## cpu_core
module cpu_core(
    input clk,
    input rst,
	 output [5:0] pc_out,
	 input [15:0] instr_out,
	 input [15:0] mem_Data_in,
	 output mem_wr,
	 output mem_rd,
	 output [15:0] reg_Data_2,
	 output [5:0] data_mem_address
    );
clock: 7.07 ns
lec_check: 0
cap_margin: 20
core_margin: 2
core_utilization: 65
setup_slack_margin: 0.23
slew_margin: 20
run.sh (not shown) runs the stock make flow with config.mk's settings and CLKGATE_MAP_FILE=.
The first run died in global routing (5_1_grt).
Rerun with:
- CORE_UTILIZATION: 65 -> 70
- CTS_CLUSTER_DIAMETER: default -> 141
- SETUP_SLACK_MARGIN: 0.23 -> -0.56
- TNS_END_PERCENT: default -> 5
- clock period: 7.07 -> 7.83 ns (I/O delays scaled with it)
Effect:
- The new run ran to the end with violations: negative setup slack
- area after synthesis stays the same
- synthesized cell count does not change
- die size decreases by 7.0%
Rerun with:
- CORE_UTILIZATION: 70 -> 40
- CTS_CLUSTER_DIAMETER: 141 -> default
- SETUP_SLACK_MARGIN: -0.56 -> default
- TNS_END_PERCENT: 5 -> default
- clock period: 7.83 -> 10.9 ns (I/O delays scaled with it)
Now the flow completed with no timing, DRC or antenna violations.
Utilization falls by 41 points.
Power fell by a quarter to a third.
Clock-buffer cell count rose by 6.
Global-route usage falls by 24 points.
Rerun with:
- CORE_UTILIZATION: 40 -> 68
- CTS_CLUSTER_DIAMETER: default -> 29
- SETUP_SLACK_MARGIN: default -> -0.55
- clock period: 10.9 -> 7.47 ns (I/O delays scaled with it)
After rerunning: The changed run aborted during global routing (5_1_grt). Die area went down by 41%. Synthesized cell count stays the same. Area after synthesis does not change.

cpu_core again, from the RTL that the note above started with.
clock: 7.07 ns
lec_check: 0
cap_margin: 20
core_margin: 2
core_utilization: 69
cts_cluster_diameter: 29
max_routing_layer: met4
setup_slack_margin: 0.23
slew_margin: 20
The baseline failed in 5_1_grt on GRT-0116.
Change:
- ABC_AREA: default -> 1
- CTS_CLUSTER_DIAMETER: 29 -> default
- CTS_CLUSTER_SIZE: default -> 99
- MAX_ROUTING_LAYER: met4 -> default
- PLACE_DENSITY: default -> 0.37
- SETUP_SLACK_MARGIN: 0.23 -> default
- TNS_END_PERCENT: default -> 10
- clock period: 7.07 -> 9.14 ns (I/O delays scaled with it)
Result:
- The new run produced a layout that fails on negative setup slack
- die size went up by 1.3%
- synthesized area went up by 1.4%
- synthesized cell count went up by 38%
Change:
- ABC_AREA: 1 -> default
- CORE_UTILIZATION: 69 -> 72
- CTS_CLUSTER_DIAMETER: default -> 201
- CTS_CLUSTER_SIZE: 99 -> 31
- PLACE_DENSITY: 0.37 -> default
- SETUP_SLACK_MARGIN: default -> -0.56
- TNS_END_PERCENT: 10 -> default
- clock period: 9.14 -> 7.51 ns (I/O delays scaled with it)
Outcome: With this change the flow ended with an error in 5_1_grt with GRT-0232; die size falls by 5.3%; synthesized cell count falls by 27%; area after synthesis falls by 1.4%.
Change:
- ABC_AREA: default -> 1
- CTS_CLUSTER_DIAMETER: 201 -> 374
- CTS_CLUSTER_SIZE: 31 -> 99
- SETUP_SLACK_MARGIN: -0.56 -> 0.87
- clock period: 7.51 -> 6.43 ns (I/O delays scaled with it)
With this change the flow failed in 4_1_cts; die area climbs by about 1.3%; synthesized cell count climbs by 38%; synthesized area climbs by 1.4%.
Change:
- ABC_AREA: 1 -> default
- CORE_UTILIZATION: 72 -> 65
- CTS_CLUSTER_DIAMETER: 374 -> default
- CTS_CLUSTER_SIZE: 99 -> default
- SETUP_SLACK_MARGIN: 0.87 -> -0.56
- clock period: 6.43 -> 8.67 ns (I/O delays scaled with it)
With this change the flow ran to the end with violations: negative setup slack.
Synthesized cell count is lower by a quarter to a third.
Die size is higher by roughly a tenth.
Area after synthesis shrinks slightly.
Change:
- CORE_UTILIZATION: 65 -> 67
- CTS_CLUSTER_DIAMETER: default -> 29
- MAX_ROUTING_LAYER: default -> met4
- SETUP_SLACK_MARGIN: -0.56 -> 0.23
- clock period: 8.67 -> 7.07 ns (I/O delays scaled with it)
The changed run stopped in 5_1_grt, error GRT-0116; die area drops by a few percent; synthesized cell count is unchanged; area after synthesis does not change.

Starting RTL as in the previous note.
Settings: LEC_CHECK=0, CAP_MARGIN=20, CORE_MARGIN=2, CORE_UTILIZATION=67, CTS_CLUSTER_DIAMETER=30, MAX_ROUTING_LAYER=met4, SETUP_SLACK_MARGIN=0.23, SLEW_MARGIN=20; clock period 7.07 ns.
The baseline died in 5_1_grt, error GRT-0116.
Then changed:
--- a/flow/config.mk
+++ b/flow/config.mk
@@ -8,7 +8,7 @@
 export CAP_MARGIN = 20
 export CORE_MARGIN = 2
-export CORE_UTILIZATION = 67
-export CTS_CLUSTER_DIAMETER = 30
-export MAX_ROUTING_LAYER = met4
-export SETUP_SLACK_MARGIN = 0.23
+export CORE_UTILIZATION = 40
+export GPL_TIMING_DRIVEN = 0
+export HOLD_SLACK_MARGIN = 0.05
+export PLACE_DENSITY_LB_ADDON = 0.08
 export SLEW_MARGIN = 20
==> flow/constraint.sdc (replaced) <==
create_clock -name core_clock -period 11.0 [get_ports {clk}]
set_input_delay 2.2000 -clock core_clock [delete_from_list [all_inputs] [get_ports {clk}]]
set_output_delay 2.2000 -clock core_clock [all_outputs]
set_load 0.01 [all_outputs]
The new run ran to the end with violations: negative setup slack. Area after synthesis is unchanged. Synthesized cell count is unchanged. Die size rises by 66%.
Then changed:
--- a/flow/config.mk
+++ b/flow/config.mk
@@ -8,7 +8,4 @@
 export CAP_MARGIN = 20
 export CORE_MARGIN = 2
-export CORE_UTILIZATION = 40
-export GPL_TIMING_DRIVEN = 0
-export HOLD_SLACK_MARGIN = 0.05
-export PLACE_DENSITY_LB_ADDON = 0.08
+export CORE_UTILIZATION = 26
 export SLEW_MARGIN = 20
==> flow/constraint.sdc (replaced) <==
create_clock -name core_clock -period 10.9 [get_ports {clk}]
set_input_delay 2.1800 -clock core_clock [delete_from_list [all_inputs] [get_ports {clk}]]
set_output_delay 2.1800 -clock core_clock [all_outputs]
set_load 0.01 [all_outputs]
After rerunning:
- This time the run finished with timing, DRC and antenna clean
- routed wire length drops by about a fifth
- die size rises by well over a third
- sequential power decreases by a few percent
- sequential share of layout area came out higher by 0.13 points
- design area goes down slightly
- total power decreases by a few percent
- first-iteration DRC count goes down by roughly a tenth
- setup slack is better by 430 ps
- non-clock buffer count drops by 61
Power figures rest on the tool's default switching activity, not on a simulated workload.
